Setup of job 381:
// flappy_core
module flappy_core(
	input clk,
	input resetn,
	input go,
	input stop,
	input jump,
	input [1:0] sw,
	output [7:0] x,
	output [6:0] y,
	output [2:0] colour,
	output [7:0] HEX0,
	output [7:0] HEX1,
	output [7:0] HEX2,
	output [7:0] HEX3,
	output [14:0] LEDR
	);
	 wire [27:0] score;
	 wire [3:0] score_thousands;
	 wire [3:0] score_hundreds;
	 wire [3:0] score_tens;
	 wire [3:0] score_ones;
    wire [1112:0] draw;
    wire [27:0] rate;
	 wire [15:0] counter;
    wire start, move, lose;
    control c(
	.clk(clk),
	.go(go),
	.stop(stop),
   .start(start),
	.resetn(resetn),
	.move(move),
	.lose(lose)
	);
    datapath d(
	.clk(clk),
	.start(start),
	.move(move),
	.jump(jump),
	.rate(rate),
	.resetn(resetn),
	.draw(draw),
	.LEDR(LEDR[14:0]),
	.score(score),
	.lose(lose)
	);
    display d0(
	.floor(draw),
	.clk(clk),
	.resetn(resetn),
	.x(x),
	.y(y),
	.colour(colour),
	.counter(counter)
	);
	difficultySwitch diffSw(
		.sel(sw),
		.rate(rate)
	);
	bcd b0(
		.number(score[13:0]),
		.thousands(score_thousands),
		.hundreds(score_hundreds),
		.tens(score_tens),
		.ones(score_ones)
	);
	hex_display h0(
		.IN(score_ones),
		.OUT(HEX0)
	);
	hex_display h1(
		.IN(score_tens),
		.OUT(HEX1)
	);
	hex_display h2(
		.IN(score_hundreds),
		.OUT(HEX2)
	);
	 hex_display h3(
		.IN(score_thousands),
		.OUT(HEX3)
	);
endmodule
Settings: LEC_CHECK=0, ABC_AREA=1, CAP_MARGIN=20, CORE_MARGIN=2, CORE_UTILIZATION=72, CTS_CLUSTER_DIAMETER=366, CTS_CLUSTER_SIZE=14, PLACE_DENSITY_LB_ADDON=0.08, SETUP_SLACK_MARGIN=3.41, SLEW_MARGIN=20; clock period 12.0 ns.
run.sh (not shown) runs the stock make flow with config.mk's settings and CLKGATE_MAP_FILE=.
Job 381 -> stages 100% | layout checks FAIL | setup timing
--- input diff job 381..job 2788 ---
diff --git a/flow/config.mk b/flow/config.mk
--- a/flow/config.mk
+++ b/flow/config.mk
@@ -10,7 +10,5 @@
 export CORE_MARGIN = 2
 export CORE_UTILIZATION = 72
-export CTS_CLUSTER_DIAMETER = 366
 export CTS_CLUSTER_SIZE = 14
 export PLACE_DENSITY_LB_ADDON = 0.08
-export SETUP_SLACK_MARGIN = 3.41
 export SLEW_MARGIN = 20
--- outcome ---
As for a clean layout from job 381 and job 2788, there is none.
Job 381 had finished all stages when the layout checks came back failing, citing setup timing.
Job 2788 finished all stages; however, its layout fails the closing checks, the failures being setup timing.
Job 2788 against job 381: post-route clock skew climbed 0.0039 ns, power after layout climbed about 7%.
Between job 381 and job 2788, share of the clock period used by the worst path after layout is higher for job 381, job 2788 comes in under that.
Sort job 381 and job 2788 by total met3 wirelength after detailed routing asc -> top: job 2788
Going from job 381 to job 2788, accumulated negative setup slack up 1.88 ns; met2 usage down 0.25 points; clock-buffer cell count up 49.
In job 2788, the part of the power in combinational logic came out 0.3 points below the value in job 381.
As far as well tap count goes, job 381 and job 2788 are indistinguishable; the numbers are identical.
For job 4100, these inputs were changed with respect to job 2788:
==> flow/config.mk <==
export PLATFORM = sky130hd
export DESIGN_NAME = flappy_core
export DESIGN_NICKNAME = flappy_core
export VERILOG_FILES = /design/flow/design.v
export SDC_FILE = /design/flow/constraint.sdc
export NUM_CORES = 4
export LEC_CHECK = 0
export CAP_MARGIN = 20
export CORE_MARGIN = 2
export CORE_UTILIZATION = 60
export PLACE_DENSITY = 0.6
export SLEW_MARGIN = 20
==> flow/constraint.sdc <==
create_clock -name core_clock -period 11.6 [get_ports {clk}]
set_input_delay 2.3200 -clock core_clock [delete_from_list [all_inputs] [get_ports {clk}]]
set_output_delay 2.3200 -clock core_clock [all_outputs]
set_load 0.01 [all_outputs]
Results
| job 4100 | all stages done | FAIL | setup timing |. Looking at standard cell with the maximum stage delay on the critical path, the sky130_fd_sc_hd__or4_4 result is from job 4100; the sky130_fd_sc_hd__dfxtp_2 one comes from job 2788. Diff job 2788 and job 4100: pin count of the biggest net entering global routing lower in job 4100. Job 4100 reports a lower met3 capacity usage during global routing than job 2788 does. When job 4100 is measured against job 2788, its area of the synthesized netlist per yosys stat turns out about 0.9% higher.
> inputs changed (job 4100 -> job 7870)
diff --git a/flow/config.mk b/flow/config.mk
--- a/flow/config.mk
+++ b/flow/config.mk
@@ -8,5 +8,6 @@
 export CAP_MARGIN = 20
 export CORE_MARGIN = 2
-export CORE_UTILIZATION = 60
-export PLACE_DENSITY = 0.6
+export CORE_UTILIZATION = 71
+export CTS_CLUSTER_DIAMETER = 344
+export CTS_CLUSTER_SIZE = 25
 export SLEW_MARGIN = 20
==> flow/constraint.sdc <==
create_clock -name core_clock -period 8.05 [get_ports {clk}]
set_input_delay 1.6100 -clock core_clock [delete_from_list [all_inputs] [get_ports {clk}]]
set_output_delay 1.6100 -clock core_clock [all_outputs]
set_load 0.01 [all_outputs]
Findings:
- Not one of job 4100 and job 7870 finished clean.
- [flow] job 7870 | stages: complete | final checks: fail | reason: setup timing
- [job 7870] core utilization rose 8.8 points relative to job 4100
- Diff job 4100 -> job 7870: sequential power went up about 44%; design area went down about 4.6%; cell count went down 807.
- In job 7870, final worst hold slack is higher than in job 4100.
Input changes introduced in job 9147 (baseline for comparison: job 7870):
diff --git a/flow/config.mk b/flow/config.mk
--- a/flow/config.mk
+++ b/flow/config.mk
@@ -6,8 +6,8 @@
 export NUM_CORES = 4
 export LEC_CHECK = 0
+export ABC_AREA = 1
 export CAP_MARGIN = 20
 export CORE_MARGIN = 2
-export CORE_UTILIZATION = 71
-export CTS_CLUSTER_DIAMETER = 344
-export CTS_CLUSTER_SIZE = 25
+export CORE_UTILIZATION = 72
+export PLACE_DENSITY_LB_ADDON = 0.06
 export SLEW_MARGIN = 20
==> flow/constraint.sdc <==
create_clock -name core_clock -period 10.6 [get_ports {clk}]
set_input_delay 2.1200 -clock core_clock [delete_from_list [all_inputs] [get_ports {clk}]]
set_output_delay 2.1200 -clock core_clock [all_outputs]
set_load 0.01 [all_outputs]
### Flow results
[flow] job 9147 | stages: complete | final checks: fail | reason: setup timing
Job 9147 vs job 7870: part of the power in combinational logic up in job 9147
Total power ended up 4.0% lower on job 9147 than on job 7870.
Reported for job 9147 and job 7870, DRC violation count after routing turned out identical to the last digit.
When job 9147 is measured against job 7870, its signal arrival time at the worst endpoint turns out 2.17 ns lower.
Per the comparison of job 9147 with job 7870, areal power density over the cells -14 nW/um^2; multi-input combinational area share -2.2 points.
For job 706, these inputs were changed with respect to job 9147:
diff --git a/flow/config.mk b/flow/config.mk
--- a/flow/config.mk
+++ b/flow/config.mk
@@ -7,7 +7,11 @@
 export LEC_CHECK = 0
 export ABC_AREA = 1
-export CAP_MARGIN = 20
+export CAP_MARGIN = 40
+export CORE_ASPECT_RATIO = 1.63
 export CORE_MARGIN = 2
 export CORE_UTILIZATION = 72
+export CTS_CLUSTER_DIAMETER = 91
 export PLACE_DENSITY_LB_ADDON = 0.06
+export SETUP_SLACK_MARGIN = 3.18
 export SLEW_MARGIN = 20
+export TNS_END_PERCENT = 5
- Job 706: number of antenna violations at the first check in global routing is 1 higher than what job 9147 reported.
- No crash in job 706: every stage finished, but the layout fails its final checks due to setup timing.
- Job 706 ended with more maximum net fanout on the critical path than job 9147.
- Between job 706 and job 9147, the layout buffer count excluding clock buffers is higher for job 706.
- Diff job 9147 -> job 706 | global-route usage | decrease of 0.21 points
- Relative to job 9147, buffers plus inverters on the worst setup path has decreased by 14% in job 706.
- Clock power: job 706 < job 9147
- On global-route wire length before repair, job 9147 tracks job 706 almost exactly.

* * *

== job 9008 ==
The RTL this note starts from:
==> flow/design.v <==
module flappy_core(
	input clk,
	input resetn,
	input go,
	input stop,
	input jump,
	input [1:0] sw,
	output [7:0] x,
	output [6:0] y,
	output [2:0] colour,
	output [7:0] HEX0,
	output [7:0] HEX1,
	output [7:0] HEX2,
	output [7:0] HEX3,
	output [14:0] LEDR
	);
	 wire [27:0] score;
	 wire [3:0] score_thousands;
	 wire [3:0] score_hundreds;
	 wire [3:0] score_tens;
	 wire [3:0] score_ones;
    wire [1112:0] draw;
    wire [27:0] rate;
	 wire [15:0] counter;
    wire start, move, lose;
    control c(
	.clk(clk),
	.go(go),
	.stop(stop),
   .start(start),
	.resetn(resetn),
	.move(move),
	.lose(lose)
	);
    datapath d(
	.clk(clk),
	.start(start),
	.move(move),
	.jump(jump),
	.rate(rate),
	.resetn(resetn),
	.draw(draw),
	.LEDR(LEDR[14:0]),
	.score(score),
	.lose(lose)
	);
    display d0(
	.floor(draw),
	.clk(clk),
	.resetn(resetn),
	.x(x),
	.y(y),
	.colour(colour),
	.counter(counter)
	);
	difficultySwitch diffSw(
		.sel(sw),
		.rate(rate)
	);
	bcd b0(
		.number(score[13:0]),
		.thousands(score_thousands),
		.hundreds(score_hundreds),
		.tens(score_tens),
		.ones(score_ones)
	);
	hex_display h0(
		.IN(score_ones),
		.OUT(HEX0)
	);
	hex_display h1(
		.IN(score_tens),
		.OUT(HEX1)
	);
	hex_display h2(
		.IN(score_hundreds),
		.OUT(HEX2)
	);
	 hex_display h3(
		.IN(score_thousands),
		.OUT(HEX3)
	);
endmodule
module difficultySwitch(
	input [1:0] sel,
	output reg [27:0] rate
	);
	always @(*) begin
		case(sel)
			2'b00: rate = 28'd150;  
			2'b01: rate = 28'd100;  
			2'b10: rate = 28'd80;   
			2'b11: rate = 28'd1500;  
		endcase
	end
endmodule
module control(
	input clk,
	input go,
	input stop,
	input resetn,
	input lose,
	output reg start,
	output reg move
	);
	reg [5:0] cur, next;
	localparam S_READY = 5'd0,
		  S_READY_WAIT = 5'd1,
		  S_MOVE  = 5'd2,
		  S_STOP  = 5'd3;
	always@(*)
	begin: state_table
		case (cur)
			S_READY: next = go ? S_READY_WAIT : S_READY;
			S_READY_WAIT: next = S_MOVE;
			S_MOVE: next = stop ? S_STOP : (lose ? S_READY : S_MOVE);
			S_STOP: next = S_READY;
			default: next = S_READY;
		endcase
	end
	always @(*)
	begin: enable_signals
		start = 1'b0;
		move = 1'b0;
		case (cur) 
			S_READY: begin 
				start = 1'b1;
			end
			S_MOVE: begin 
				move = 1'b1;
			end
			default: begin
			end
		endcase	
	end
	always@(posedge clk) 
	begin: state_FFs
		if (!resetn)
			cur <= S_READY;
		else 
			cur <= next;
	end
endmodule
module datapath (
    input clk,
    input start,
    input move,
    input jump,
	 input [27:0] rate,	
	input resetn,
	output [14:0] LEDR,
	output reg [27:0] score,
	output reg [1112:0] draw,
	output reg lose
    );
    reg [27:0] count;
	 reg [2:0] count2;
	reg [1112:0] obstacles;
    reg [6:0] height;
	reg [4:0] start_falling;
    reg going_up;
	 parameter gap = 7'b0000000;
	 parameter big_gap = {12{gap}};
    always@(posedge clk) begin
		if (!resetn) begin
			count <= rate;
			count2 <= 2'd3;
        	height <= 7'd40;
			going_up <= 1'b1;
			lose <= 1'b0;
			draw <= 1112'b0;
			obstacles[1105:0] <= {7'd35, big_gap, 7'd40, big_gap, 7'd20, big_gap, 7'd30, big_gap, 7'd45, big_gap, 7'd25, big_gap, 7'd35, big_gap, 7'd10};
			score <= 13'b0;
			start_falling <= 5'b0;
		end
        else if (start) begin
        	count <= rate;
        	height <= 7'd40;
         draw <= 1112'b0;
			obstacles[1105:0] <= {7'd35, big_gap, 7'd40, big_gap, 7'd20, big_gap, 7'd30, big_gap, 7'd45, big_gap, 7'd25, big_gap, 7'd35, big_gap, 7'd10};
			going_up <= 1'b1;
			score <= 13'b0;
			lose <= 1'b0;
			count2 <= 2'd3;
        end
		else begin
            if (count == 28'b0) begin
                count <= rate;
				score = score + 1;
				if (count2 == 1'b0) begin
					draw = draw << 7;
					draw[6:0] = obstacles[1105:1099];
					obstacles[1105:0] = {obstacles[1098:0], obstacles[1105:1099]};
					count2 = 2'd3;
				end else
					count2 = count2 - 1;
				if (height == 7'd0) 
					lose <= 1'b1;
				if (height == 7'd80) 
					lose <= 1'b1;
				if (draw[1105:1099] != 7'b0 && (height < draw[1105:1099] || height > draw[1105:1099] + 7'd24))
					lose <= 1'b1;
				if (jump) begin
					start_falling = 5'b1111;
					going_up = 1'b1;			
					end
				else if (start_falling > 0)
					start_falling = start_falling - 1;
				else 
					going_up = 1'b0;
				if (going_up)
					height = height + 1;
				else
					height = height -1;
				draw[1112:1106] = height;
				end
            else
				count <= count - 1;
        end
    end
    assign LEDR[5:0] = 6'b0;
    assign LEDR[7] = 1'b0;
    assign LEDR[6] = going_up;
    assign LEDR[14:8] = height;
endmodule
module display (
    input [1112:0] floor,
    input clk,
	 input resetn,
    output reg [7:0] x,
    output reg [6:0] y,
    output reg [2:0] colour,
	 output reg [15:0] counter
    );
   reg [7:0] x_init;
   reg [8:0] y_init;
	reg [8:0] runner_count;
	reg [6:0] runner_height;
	reg [1112:0] local_draw;
	reg [7:0] y_pixel;
	reg [7:0] pipe_height;  
	reg [8:0] count;
    always@(posedge clk) begin
		if (!resetn) begin
			x_init <= 8'd2;
			y_init <= 9'd84;		
			counter <= 15'b0;
			local_draw <= floor;
			count <= 8'd0;			
		end
		else begin
			if (counter < 15'd12800) begin
				if (counter < 15'd160) begin
					if (counter < 15'd80) 
						x <= 8'd0;
					else 
						x <= 8'd1;
					runner_count = counter % 80;
					y = y_init - runner_count;
					runner_height = floor[1112:1106];
					if (runner_count == 7'd0)
						colour = 3'b011;
					else if (runner_count < runner_height || runner_count > runner_height + 3)
						colour = 3'b011;
					else 
						colour = 3'b100;
				end 
				else begin
					count = (counter-160) % 320;
					if (count < 80)
						x <= x_init;
					else if (count < 160)
						x <= x_init + 1;
					else if (count < 240)
						x <= x_init + 2;
					else if (count < 320)
						x <= x_init + 3;
					y_pixel = count % 80;
					y <= y_init - y_pixel;
					pipe_height = local_draw[1105:1099];
					if (y_pixel < pipe_height || y_pixel > pipe_height + 7'd24)
						colour = 3'b110;
					else 
						colour = 3'b011;
					if (pipe_height == 7'd0) 
						colour = 3'b011;
					if (count == 15'd319) begin
						x_init <= x_init + 4;
						local_draw <= local_draw << 7;
					end
				end
				counter = counter + 1;
			end
			else begin 
				x_init <= 8'd2;
				y_init <= 9'd84;
				counter <= 15'b0;
				local_draw <= floor;
				count <= 8'd0;
			end
		end
	end
endmodule
module hex_display(IN, OUT);
    input [3:0] IN;
	output reg [7:0] OUT;
	always @(*)
	begin
	case(IN[3:0])
		4'b0000: OUT = 7'b1000000;
		4'b0001: OUT = 7'b1111001;
		4'b0010: OUT = 7'b0100100;
		4'b0011: OUT = 7'b0110000;
		4'b0100: OUT = 7'b0011001;
		4'b0101: OUT = 7'b0010010;
		4'b0110: OUT = 7'b0000010;
		4'b0111: OUT = 7'b1111000;
		4'b1000: OUT = 7'b0000000;
		4'b1001: OUT = 7'b0011000;
		4'b1010: OUT = 7'b0001000;
		4'b1011: OUT = 7'b0000011;
		4'b1100: OUT = 7'b1000110;
		4'b1101: OUT = 7'b0100001;
		4'b1110: OUT = 7'b0000110;
		4'b1111: OUT = 7'b0001110;
		default: OUT = 7'b0111111;
	endcase
	end
endmodule
module bcd(number, thousands, hundreds, tens, ones);
   input  [13:0] number;
   output reg [3:0] thousands;
   output reg [3:0] hundreds;
   output reg [3:0] tens;
   output reg [3:0] ones;
   reg [29:0] shift;
   integer i;
   always @(number)
   begin
      shift[29:14] = 0;
      shift[13:0]  = number;
      for (i=0; i<14; i=i+1) begin
         if (shift[17:14] >= 5)
            shift[17:14] = shift[17:14] + 3;
         if (shift[21:18] >= 5)
            shift[21:18] = shift[21:18] + 3;
         if (shift[25:22] >= 5)
            shift[25:22] = shift[25:22] + 3;
		if (shift[29:26] >= 5)
			shift[29:26] = shift[29:26] + 3;
         shift = shift << 1;
      end
	  thousands = shift[29:26];
      hundreds  = shift[25:22];
      tens      = shift[21:18];
      ones      = shift[17:14];
   end
endmodule
Settings: LEC_CHECK=0, ABC_AREA=1, CAP_MARGIN=20, CORE_MARGIN=2, CORE_UTILIZATION=72, CTS_CLUSTER_DIAMETER=395, CTS_CLUSTER_SIZE=11, PLACE_DENSITY_LB_ADDON=0.1, SETUP_SLACK_MARGIN=3.39, SLEW_MARGIN=20, TNS_END_PERCENT=5; clock period 11.6 ns.
Although it ran to completion, job 9008 produced a layout that fails the final checks because of negative setup slack.
diff inputs: job 9008 => job 3206
Settings: clearing SETUP_SLACK_MARGIN, which used to be 3.39; swapping 395 for 294 in CTS_CLUSTER_DIAMETER; swapping 72 for 64 in CORE_UTILIZATION; clearing TNS_END_PERCENT, which used to be 5; clearing CTS_CLUSTER_SIZE, which used to be 11; swapping 0.1 for 0.03 in PLACE_DENSITY_LB_ADDON; swapping 11.6 for 12.3 in the clock period (ns, I/O delays scaled along).
Findings:
- Job 3206: all stages done; final checks FAILED (negative setup slack).
- Comparing job 9008 with job 3206, the clock group power came out essentially unchanged.
- Taking job 9008 as the reference point, the width of the die of job 3206 rises by about 6%.
- Compared with job 9008, the detailed router inserted fewer vias in job 3206.
- met2 wirelength from detailed routing down about 3% in job 3206 wrt job 9008
- Design area delta for job 3206 relative to job 9008: 3300 sq um higher
- Compared with job 9008, job 3206 shows sequential share of layout area lower by 1.2 points.
- Job 3206 — final hold slack 0.0080 ns higher, job 9008 as reference
- Any difference in area after detailed placement between job 9008 and job 3206 is small enough to ignore.
- Of job 3206 and job 9008, it is job 3206 that has the higher global-route wire length before repair.
diff inputs: job 3206 => job 8547
Settings: CTS_CLUSTER_DIAMETER changed from 294 to 29; PLACE_DENSITY_LB_ADDON changed from 0.03 to 0.06; CORE_UTILIZATION changed from 64 to 72; SETUP_SLACK_MARGIN newly set to 3.17; CTS_CLUSTER_SIZE newly set to 74; the clock period (ns, I/O delays scaled along) changed from 12.3 to 10.6.
## What came out
The via count number comes out lower for job 3206 vs job 8547.
Taking job 3206 as the reference point, the number of placed instances with taps included of job 8547 falls by 222.
Job 3206 -> job 8547: worst hold path cell count flat
To summarise job 8547: no stage aborted, but the layout did not pass its checks, failing on negative setup slack.
On cell internal power dissipation, job 3206 beats job 8547.
Looking only at share of total power in combinational logic, and setting everything else aside, the lower value of job 3206 and job 8547 goes to job 8547.
The power of job 8547 was inferior to that of job 3206.
Job 8547 against job 3206: cell area now sits higher, proportion of power drawn by the clock network now sits higher, slew at the pin closest to its max-slew limit now sits lower, worst setup slack now sits lower, cell count along the critical path now sits higher.
For job 7855, these inputs were changed with respect to job 8547:
Settings: a deleted SETUP_SLACK_MARGIN that had been 3.17; a deleted PLACE_DENSITY_LB_ADDON that had been 0.06; a deleted CTS_CLUSTER_DIAMETER that had been 29.
==> comparison <==
- Job 7855 ran in full, but the layout does not pass; the checks complain about negative setup slack.
- On clock group share of total power, the lower figure sits with job 7855, not job 8547.
- Total wirelength of the detailed-routed design down 11% in job 7855 wrt job 8547
- Via count of the first global-routing pass (higher): job 8547
- | power dissipated in the clock network | job 7855 vs job 8547 | better |
- Summary: with job 8547 as the reference, placer's final routability congestion estimate in job 7855 moved down by a few percent.
- On required arrival time at the worst endpoint, job 8547 tracks job 7855 almost exactly.
- Number of cells in the design after placement delta (job 8547 -> job 7855): insignificant
- Compared with job 8547, job 7855 shows a power that is about 20% lower.
[inputs] job 3303 vs job 7855
Settings: CAP_MARGIN changed from 20 to 40; CORE_ASPECT_RATIO newly set to 1.63; SETUP_SLACK_MARGIN newly set to 3.18; CTS_CLUSTER_SIZE removed (was 74); CTS_CLUSTER_DIAMETER newly set to 91; PLACE_DENSITY_LB_ADDON newly set to 0.06.
Job 3303 vs. job 7855: number of global-route vias before repair now sits higher, final wirelength now sits higher, worst hold slack now sits lower. Job 3303 vs. job 7855: layout overhead on the synthesized area went down by 0.26 points. Between job 3303 and job 7855, accumulated negative setup slack is lower for job 7855, job 3303 comes in above that. Area used by multi-input combinational logic: job 3303 vs job 7855 — no meaningful difference. On job 3303: mean number of vias per cell is 1.1% higher than what job 7855 gave. Job 3303 finished every stage; the final checks, however, were not passed, the failures being negative setup slack. In the flow results for job 3303 and job 7855, the non-clock buffer count is smaller on job 7855. In the metrics for job 3303 and job 7855, the one carrying the lower count of clock-buffer cells in the layout is job 3303.
Input changes introduced in job 4785 (baseline for comparison: job 3303):
Settings: a deleted PLACE_DENSITY_LB_ADDON that had been 0.06; a deleted CORE_ASPECT_RATIO that had been 1.63; a change of CORE_UTILIZATION from 72 to 45; a deleted CTS_CLUSTER_DIAMETER that had been 91; a deleted SETUP_SLACK_MARGIN that had been 3.18; a change of CAP_MARGIN from 40 to 20; a deleted ABC_AREA that had been 1; an added PLACE_DENSITY of 0.6; a change of the clock period (ns, I/O delays scaled along) from 10.6 to 19.1.
--- outcome ---
- The final layout from job 4785, which completed every stage, passed the timing, design-rule and antenna checks at the end of the flow.
- Job 3303 -> job 4785: largest vdd supply drop decreased by more than half
- Job 4785 ends up with a wire length that is about 4% lower than in job 3303.
- Any difference in worst-case hold slack between job 4785 and job 3303 is small enough to ignore.
- Job 4785 has more setup slack than job 3303.
- Job 4785 against job 3303: combinational cell fraction of total power -2.8 points, share of the clock period used by the worst path after layout -19 points, clock buffer count in the final layout +127, final weighted congestion of routability-driven global placement -6.8%.
- Max total setup buffers inserted after CTS across job 3303 and job 4785: job 3303
- Clock distribution power ended up 33% lower on job 4785 than on job 3303.
Power figures rest on the tool's default switching activity, not on a simulated workload.
